Design boron_dec, start of the top module:
module boron_dec (
    input  clk, rst, start, input [63:0] plain_text, input [79:0] master_key,
    output reg done, output reg [63:0] cipher_text
);
    parameter IDLE = 3'b000, KEYGEN = 3'b011, ROUND = 3'b001;
    reg [2:0] reg_sm_main;
    reg [4:0] reg_round_counter;
    reg [63:0] reg_plaintext;
    wire [63:0] reg_nextplaintext;
    reg [79:0] reg_key;
    wire [79:0] reg_nextkey, dec_reg_nextkey;
    key_scheduler ks(.clk(clk), .rst(rst), .round_counter(reg_round_counter), .i_ks_oldkey(reg_key), .o_ks_newkey(reg_nextkey));
    dec_key_scheduler dks(.clk(clk), .rst(rst), .round_counter(reg_round_counter), .i_ks_oldkey(reg_key), .o_ks_newkey(dec_reg_nextkey));
    dec_add_round_key ark(.i_ark_cipher(reg_plaintext), .i_ark_key(dec_reg_nextkey[63:0]), .o_ark_msg(reg_nextplaintext));
    always @(posedge clk ) begin
        if(!rst) begin
            reg_sm_main <= IDLE;
            done <= 1'b0;
        end
        else begin
            done <= 1'b0;
            case (reg_sm_main)
                IDLE:  
                    if(start) begin
                        reg_plaintext <= plain_text;
  ...
Size: ~220 flip-flops, about 210 I/O pins, roughly 0.015 mm2 of cells after synthesis.
clock: 5.76 ns
lec_check: 0
abc_area: 0
cap_margin: 20
cell_pad_in_sites_detail_placement: 2
core_aspect_ratio: 0.58
core_margin: 9
core_utilization: 29
cts_cluster_diameter: 170
gpl_routability_driven: 0
gpl_timing_driven: 1
max_routing_layer: met5
min_routing_layer: met1
place_density_lb_addon: 0.03
setup_slack_margin: 0.43
slew_margin: 20
tns_end_percent: 50
run.sh (not shown) runs the stock make flow with config.mk's settings and CLKGATE_MAP_FILE=.
Next try:
Settings changed: ABC_AREA 0 to not set, CELL_PAD_IN_SITES_DETAIL_PLACEMENT 2 to not set, CORE_ASPECT_RATIO 0.58 to not set, CORE_MARGIN 9 to 2, CORE_UTILIZATION 29 to 40, CTS_CLUSTER_DIAMETER 170 to not set, GPL_ROUTABILITY_DRIVEN 0 to not set, GPL_TIMING_DRIVEN 1 to not set, MAX_ROUTING_LAYER met5 to not set, MIN_ROUTING_LAYER met1 to not set, PLACE_DENSITY_LB_ADDON 0.03 to not set, SETUP_SLACK_MARGIN 0.43 to not set, TNS_END_PERCENT 50 to not set.
Clock period 5.76 ns to 3.36 ns, I/O delays scaled along.
Clock-buffer cell count rises by 4.
Clock power rises by 61%.
Synthesized cell count stays the same.
Next try:
Settings changed: CORE_UTILIZATION 40 to 69.
Effect: Routed wire length drops by 1.8%. Sequential share of layout area climbs by 0.43 points. Power climbs by about 3%. Die size drops by 41%. Final area drops by 1.2%. Maximum frequency drops by 1.2%. Utilization climbs by 36 points. Clock-buffer cell count drops by 8. Worst hold slack degrades by 14 ps. First-iteration DRC count climbs by about 53%.
Next try:
Settings changed: CORE_UTILIZATION 69 to 66, HOLD_SLACK_MARGIN set to -0.09.
Clock period 3.36 ns to 3.73 ns, I/O delays scaled along.
Effect:
- clock-buffer cell count increases by 3
- sequential power decreases by 9.6%
- clock power decreases by about 7%
- area after synthesis stays the same
- worst hold slack gains 9.0 ps

========
boron_dec again, from the RTL that the note above started with.
## boron_dec
module boron_dec (
    input  clk, rst, start, input [63:0] plain_text, input [79:0] master_key,
    output reg done, output reg [63:0] cipher_text
);
export LEC_CHECK = 0
export CAP_MARGIN = 20
export CORE_MARGIN = 2
export CORE_UTILIZATION = 68
export CTS_CLUSTER_SIZE = 38
export HOLD_SLACK_MARGIN = 0.3
export SLEW_MARGIN = 20
export TNS_END_PERCENT = 70
create_clock -name core_clock -period 2.81 [get_ports {clk}]
The starting point finished clean.
Edit:
- ABC_AREA: not set -> 1
- CORE_UTILIZATION: 68 -> 40
- CTS_CLUSTER_SIZE: 38 -> not set
- GPL_TIMING_DRIVEN: not set -> 0
- HOLD_SLACK_MARGIN: 0.3 -> not set
- TNS_END_PERCENT: 70 -> not set
- clock period: 2.81 -> 5.0 ns (I/O delays scaled with it)
The new run completed without violations.
Cell area climbs by about 5%.
Final cell count climbs by 55%.
Wire length climbs by 47%.
First-iteration DRC count rose by about 30%.
Global-route usage falls by 7.1 points.
Setup slack improved by 1.7 ns.
Utilization goes down by 39 points.
Edit:
- ABC_AREA: 1 -> not set
- CORE_UTILIZATION: 40 -> 71
- GPL_TIMING_DRIVEN: 0 -> not set
- clock period: 5.0 -> 4.97 ns (I/O delays scaled with it)
The changed run completed without violations.
Worst setup slack got worse by 0.17 ns.
Utilization went up by 38 points.
Combinational power came out higher by about 8%.
Routed wire length fell by 37%.
Clock power went down by about 6%.
Via count drops by 28%.
Cell count goes down by 39%.
Edit:
- CORE_UTILIZATION: 71 -> 65
- CTS_CLUSTER_SIZE: not set -> 38
- HOLD_SLACK_MARGIN: not set -> 0.3
- clock period: 4.97 -> 2.57 ns (I/O delays scaled with it)
After rerunning:
- The new run reached the layout checks and failed them: negative setup slack
- worst setup slack degrades by 1.7 ns
- fmax increases by 26%
- total power increases by about 120%
- area after synthesis stays the same
- flip-flop count does not change
- clock skew grows by 0.021 ns
- cell count climbs by about 12%
- utilization went up by 1.9 points
- global-route usage shrinks by 0.35 points
- register-to-register slack is worse by 1.7 ns
- combinational power rises to 2.7 times its value

========
boron_dec again, from the RTL that the note above started with.
## boron_dec
module boron_dec (
    input  clk, rst, start, input [63:0] plain_text, input [79:0] master_key,
    output reg done, output reg [63:0] cipher_text
);
Settings: LEC_CHECK=0, ABC_AREA=0, CAP_MARGIN=0, CORE_ASPECT_RATIO=0.99, CORE_MARGIN=2, CORE_UTILIZATION=40, CTS_CLUSTER_DIAMETER=46, CTS_CLUSTER_SIZE=71, GPL_TIMING_DRIVEN=0, PLACE_DENSITY_LB_ADDON=0.24, SETUP_SLACK_MARGIN=0.89, SLEW_MARGIN=25; clock period 5.0 ns.
The first run completed without violations.
Next try:
- ABC_AREA: 0 -> not set
- CAP_MARGIN: 0 -> 15
- CORE_ASPECT_RATIO: 0.99 -> not set
- CORE_UTILIZATION: 40 -> 72
- CTS_CLUSTER_DIAMETER: 46 -> not set
- CTS_CLUSTER_SIZE: 71 -> not set
- GPL_TIMING_DRIVEN: 0 -> not set
- PLACE_DENSITY_LB_ADDON: 0.24 -> not set
- SETUP_SLACK_MARGIN: 0.89 -> not set
- SLEW_MARGIN: 25 -> 20
- clock period: 5.0 -> 3.64 ns (I/O delays scaled with it)
Power grows by a quarter to a third.
Utilization grows by 37 points.
Cell area shrinks by a few percent.
Next try:
- CAP_MARGIN: 15 -> 20
- CORE_UTILIZATION: 72 -> 70
- CTS_CLUSTER_DIAMETER: not set -> 99
- CTS_CLUSTER_SIZE: not set -> 47
- clock period: 3.64 -> 2.57 ns (I/O delays scaled with it)
Effect: The changed run aborted during global routing, error DPL-0038; die area went up by 2.8%; synthesized cell count stays the same; synthesized area stays the same.

========
Starting RTL as in the previous note.
==> flow/design.v (excerpt) <==
module boron_dec (
    input  clk, rst, start, input [63:0] plain_text, input [79:0] master_key,
    output reg done, output reg [63:0] cipher_text
);
clock: 4.97 ns
lec_check: 0
cap_margin: 20
core_margin: 2
core_utilization: 72
cts_cluster_size: 10
setup_slack_margin: 1.46
slew_margin: 20
Next try:
Settings changed: CORE_UTILIZATION 72 to 40, CTS_CLUSTER_SIZE 10 to not set, SETUP_SLACK_MARGIN 1.46 to not set.
Clock period 4.97 ns to 5.0 ns, I/O delays scaled along.
Via count drops by 6.6%.
Register-to-register slack improves by 0.08 ns.
Utilization drops by 38 points.

========
Setup of v6:
Starting RTL as in the previous note.
make LEC_CHECK=0 ABC_AREA=0 CAP_MARGIN=20 CORE_ASPECT_RATIO=1.79 CORE_MARGIN=9 CORE_UTILIZATION=29 CTS_CLUSTER_DIAMETER=170 GPL_ROUTABILITY_DRIVEN=0 GPL_TIMING_DRIVEN=1 MAX_ROUTING_LAYER=met5 PLACE_DENSITY_LB_ADDON=0.03 SETUP_SLACK_MARGIN=0.43 SLEW_MARGIN=20 TNS_END_PERCENT=50 finish   # period 2.11 ns
Finished, but not clean: v6, with negative setup slack.
[inputs] v7 vs v6
- CELL_PAD_IN_SITES_DETAIL_PLACEMENT newly set to 2
- PLACE_DENSITY_LB_ADDON changed from 0.03 to 0.2
- HOLD_SLACK_MARGIN newly set to 0.16
- MAX_ROUTING_LAYER changed from met5 to met4
- CORE_UTILIZATION changed from 29 to 20
- TNS_END_PERCENT changed from 50 to 25
- MIN_ROUTING_LAYER newly set to met1
- CORE_ASPECT_RATIO changed from 1.79 to 1.48
- the clock period (ns, I/O delays scaled along) changed from 2.11 to 5.76
==> comparison <==
- Across v6 and v7, a clean result was obtained everywhere but in v6.
- v6 had finished all stages when the layout checks came back failing, citing negative setup slack.
- Measured against each other, v6 and v7 differ in fmax, the higher figure coming from v6.
- Going from v6 to v7, the layout overhead on the synthesized area was found to have gone down by 44 points.
- v7 vs v6, slowest library cell on the worst path: sky130_fd_sc_hd__xnor2_1 vs sky130_fd_sc_hd__edfxtp_1
- The core of v7 is less densely filled than that of v6.
- From v6 to v7 the numbers moved as follows: via count fell 1597; number of tap cells added at floorplan rose about 45%; remaining antenna violation count about even; portion of total power attributed to combinational logic fell 15 points; final cycle utilization of the critical path fell 65 points.
- v7 improves on v6 in total length of routed wires.

========
## nickel
Starting RTL as in the previous note.
clock: 3.73 ns
lec_check: 0
cap_margin: 20
core_margin: 2
core_utilization: 70
cts_cluster_diameter: 31
cts_cluster_size: 32
hold_slack_margin: -0.09
slew_margin: 20
Modified inputs, quartz compared to nickel
# nickel
export LEC_CHECK = 0
export CAP_MARGIN = 20
export CORE_MARGIN = 2
export CORE_UTILIZATION = 70
export CTS_CLUSTER_DIAMETER = 31
export CTS_CLUSTER_SIZE = 32
export HOLD_SLACK_MARGIN = -0.09
export SLEW_MARGIN = 20
create_clock -name core_clock -period 3.73 [get_ports {clk}]
# quartz
export LEC_CHECK = 0
export CAP_MARGIN = 20
export CORE_MARGIN = 2
export CORE_UTILIZATION = 57
export CTS_CLUSTER_SIZE = 41
export HOLD_SLACK_MARGIN = 0.3
export SLEW_MARGIN = 20
create_clock -name core_clock -period 1.87 [get_ports {clk}]
Results
- global routing (5_1_grt): quartz exited with error
- The part of the Yosys area used for sequential elements of quartz and that of nickel are within noise of each other.
- The height of the die in quartz is 1.11 times that in nickel.
- Comparing quartz and nickel, the higher post-CTS setup buffer count was measured on quartz.
- The die area in nickel is 0.819 times that in quartz.

========
Starting RTL as in the previous note.
clock: 5.76 ns
lec_check: 0
abc_area: 0
cap_margin: 20
cell_pad_in_sites_detail_placement: 2
core_aspect_ratio: 0.63
core_margin: 9
core_utilization: 20
cts_cluster_diameter: 351
gpl_routability_driven: 1
gpl_timing_driven: 1
hold_slack_margin: 0.16
max_routing_layer: met4
min_routing_layer: met1
place_density_lb_addon: 0.2
setup_slack_margin: 0.43
slew_margin: 20
tns_end_percent: 25
==> next run, changes <==
ABC_AREA = default   (was 0)
CELL_PAD_IN_SITES_DETAIL_PLACEMENT = default   (was 2)
CORE_ASPECT_RATIO = default   (was 0.63)
CORE_MARGIN = 2   (was 9)
CORE_UTILIZATION = 65   (was 20)
CTS_CLUSTER_DIAMETER = default   (was 351)
GPL_ROUTABILITY_DRIVEN = default   (was 1)
GPL_TIMING_DRIVEN = default   (was 1)
HOLD_SLACK_MARGIN = -0.1   (was 0.16)
MAX_ROUTING_LAYER = default   (was met4)
MIN_ROUTING_LAYER = default   (was met1)
PLACE_DENSITY_LB_ADDON = default   (was 0.2)
SETUP_SLACK_MARGIN = default   (was 0.43)
TNS_END_PERCENT = default   (was 25)
clock period = 2.78 ns   (was 5.76 ns; I/O delays follow)
Effect:
- power came out higher by 100%
- flip-flop count is unchanged
- sequential power came out higher by 100%
- synthesized area does not change
- worst setup slack got worse by 2.2 ns
- combinational power came out higher by 120%
- die size came out lower by 72%
- routed wire length came out lower by 29%
==> next run, changes <==
CORE_UTILIZATION = 57   (was 65)
HOLD_SLACK_MARGIN = default   (was -0.1)
clock period = 2.57 ns   (was 2.78 ns; I/O delays follow)
The changed run finished but fails on negative setup slack.
Area after synthesis stays the same.
Hold slack hardly moves.
Utilization goes down by 2.7 points.
Sequential power goes up by 8.3%.
Wire length goes up by 4.5%.
Clock skew goes down by 0.0049 ns.
Count of clock-buffer cells in the layout goes down by 1.
Global-route usage goes down by 3.3 points.
Design area goes up by 9.2%.
Die area goes up by 14%.

========
## run 1
Starting RTL as in the previous note.
export LEC_CHECK = 0
export CAP_MARGIN = 20
export CORE_MARGIN = 2
export CORE_UTILIZATION = 70
export CTS_CLUSTER_SIZE = 39
export HOLD_SLACK_MARGIN = -0.09
export PLACE_DENSITY = 0.76
export SLEW_MARGIN = 20
create_clock -name core_clock -period 3.73 [get_ports {clk}]
Run 1: PASS, flow complete, no timing, DRC or antenna violations
#### Input delta (run 2 over run 1)
-- flow/config.mk --
<<< run 1, line 10
export CORE_UTILIZATION = 70
export CTS_CLUSTER_SIZE = 39
>>> run 2, line 10
export CORE_UTILIZATION = 69
export CTS_CLUSTER_DIAMETER = 31
export CTS_CLUSTER_SIZE = 50
<<< run 1, line 13
export PLACE_DENSITY = 0.76
>>> run 2, line 14
- | combinational fraction of design power | run 2 vs run 1 | 4.8 points lower |
- Run 2 ends up with a part of the total power dissipated in the clock network that is 11 points higher than in run 1.
- Vias: run 2 above run 1
[inputs] run 3 vs run 2
-- flow/config.mk --
<<< run 2, line 10
export CORE_UTILIZATION = 69
export CTS_CLUSTER_DIAMETER = 31
export CTS_CLUSTER_SIZE = 50
export HOLD_SLACK_MARGIN = -0.09
>>> run 3, line 10
export CORE_UTILIZATION = 57
export CTS_CLUSTER_SIZE = 41
export HOLD_SLACK_MARGIN = 0.24
==> flow/constraint.sdc <==
create_clock -name core_clock -period 1.87 [get_ports {clk}]
set_input_delay 0.3740 -clock core_clock [delete_from_list [all_inputs] [get_ports {clk}]]
set_output_delay 0.3740 -clock core_clock [all_outputs]
set_load 0.01 [all_outputs]
Findings:
Run 3 failed in global routing with GRT-0232.
Run 3 -> run 2: simple logic cell fraction of the synthesized area delta 0, exact match
The die boundary height of run 3 is higher than that of run 2.
The horizontal die dimension number comes out higher for run 3 vs run 2.

========
Setup of build 24:
boron_dec again, from the RTL that the note above started with.
clock: 3.67 ns
lec_check: 0
abc_area: 0
cap_margin: 25
cell_pad_in_sites_detail_placement: 2
cell_pad_in_sites_global_placement: 2
core_margin: 2
core_utilization: 53
cts_cluster_diameter: 224
cts_cluster_size: 52
gpl_routability_driven: 1
gpl_timing_driven: 0
max_routing_layer: met4
setup_slack_margin: 0.22
slew_margin: 0
tns_end_percent: 20
Build 24 terminated abnormally: detailed placement (3_5_place_dp) reported DPL-0033.
#### Input delta (build 79 over build 24)
==> flow/config.mk <==
export PLATFORM = sky130hd
export DESIGN_NAME = boron_dec
export DESIGN_NICKNAME = boron_dec
export VERILOG_FILES = /design/flow/design.v
export SDC_FILE = /design/flow/constraint.sdc
export NUM_CORES = 4
export LEC_CHECK = 0
export ABC_AREA = 1
export CAP_MARGIN = 20
export CELL_PAD_IN_SITES_DETAIL_PLACEMENT = 2
export CORE_MARGIN = 2
export CORE_UTILIZATION = 40
export CTS_CLUSTER_DIAMETER = 274
export GPL_TIMING_DRIVEN = 0
export SETUP_SLACK_MARGIN = 0.65
export SLEW_MARGIN = 20
==> flow/constraint.sdc <==
create_clock -name core_clock -period 5.0 [get_ports {clk}]
set_input_delay 1.0000 -clock core_clock [delete_from_list [all_inputs] [get_ports {clk}]]
set_output_delay 1.0000 -clock core_clock [all_outputs]
set_load 0.01 [all_outputs]
[summary]
- Build 79: done, clean on timing, DRC and antenna
- Compared with build 24, build 79 shows number of unique standard cell types used by synthesis lower by 10.
- The die used by build 79 is larger than the one used by build 24.
- Going from build 24 to build 79, number of top-level pins flat, last weighted congestion value of the routability-driven placer up 0.0073, cell total in the yosys stat output up 811.
- Per the comparison of build 79 with build 24, Yosys chip area went up about 9%, synthesized area moved up, number of standard-cell rows in the floorplan climbed 12.
--- input diff build 79..build 67 ---
==> flow/config.mk <==
export PLATFORM = sky130hd
export DESIGN_NAME = boron_dec
export DESIGN_NICKNAME = boron_dec
export VERILOG_FILES = /design/flow/design.v
export SDC_FILE = /design/flow/constraint.sdc
export NUM_CORES = 4
export LEC_CHECK = 0
export ABC_AREA = 0
export CAP_MARGIN = 0
export CORE_ASPECT_RATIO = 0.99
export CORE_MARGIN = 2
export CORE_UTILIZATION = 40
export CTS_CLUSTER_DIAMETER = 46
export CTS_CLUSTER_SIZE = 71
export GPL_TIMING_DRIVEN = 0
export MAX_ROUTING_LAYER = met4
export PLACE_DENSITY_LB_ADDON = 0.26
export SETUP_SLACK_MARGIN = 0.89
export SLEW_MARGIN = 25
export TNS_END_PERCENT = 50
Looking at largest power group, the sequential cells result is from build 79; the clock one comes from build 67.
Of the two candidates, build 79 has the worse HPWL reported at the end of detailed placement and build 67 the better one.
Main logic family after synthesis = XOR/XNOR gates: build 67; main logic family after synthesis = simple AND/OR/NAND/NOR gates: build 79
Build 67 vs. build 79: highest clock frequency the design can meet increased 0.022 GHz; critical path depth decreased 6; via density per instance decreased about 11%.
A path type of the worst setup path of reg -> reg is what build 67 shows, while in -> reg belongs to build 79.
What build 8 does differently from build 67 at the input level:
==> flow/config.mk <==
export PLATFORM = sky130hd
export DESIGN_NAME = boron_dec
export DESIGN_NICKNAME = boron_dec
export VERILOG_FILES = /design/flow/design.v
export SDC_FILE = /design/flow/constraint.sdc
export NUM_CORES = 4
export LEC_CHECK = 0
export CAP_MARGIN = 30
export CORE_ASPECT_RATIO = 0.74
export CORE_MARGIN = 2
export CORE_UTILIZATION = 40
export CTS_CLUSTER_SIZE = 71
export GPL_TIMING_DRIVEN = 0
export SETUP_SLACK_MARGIN = 0.89
export SLEW_MARGIN = 25
==> comparison <==
Build 8 completed; timing, DRC and antenna clean
Diff build 67 -> build 8: via count went down by about 1%, sum of routed wire length over all layers rose 960 um.
Row final area: build 8 lower / build 67 higher
[compare] base=build 67 new=build 8: clock latency at the later pin of the worst-skew pair grew by 0.03 ns, share of the core filled with cells shrank by 1.4 points.
Power figures rest on the tool's default switching activity, not on a simulated workload.
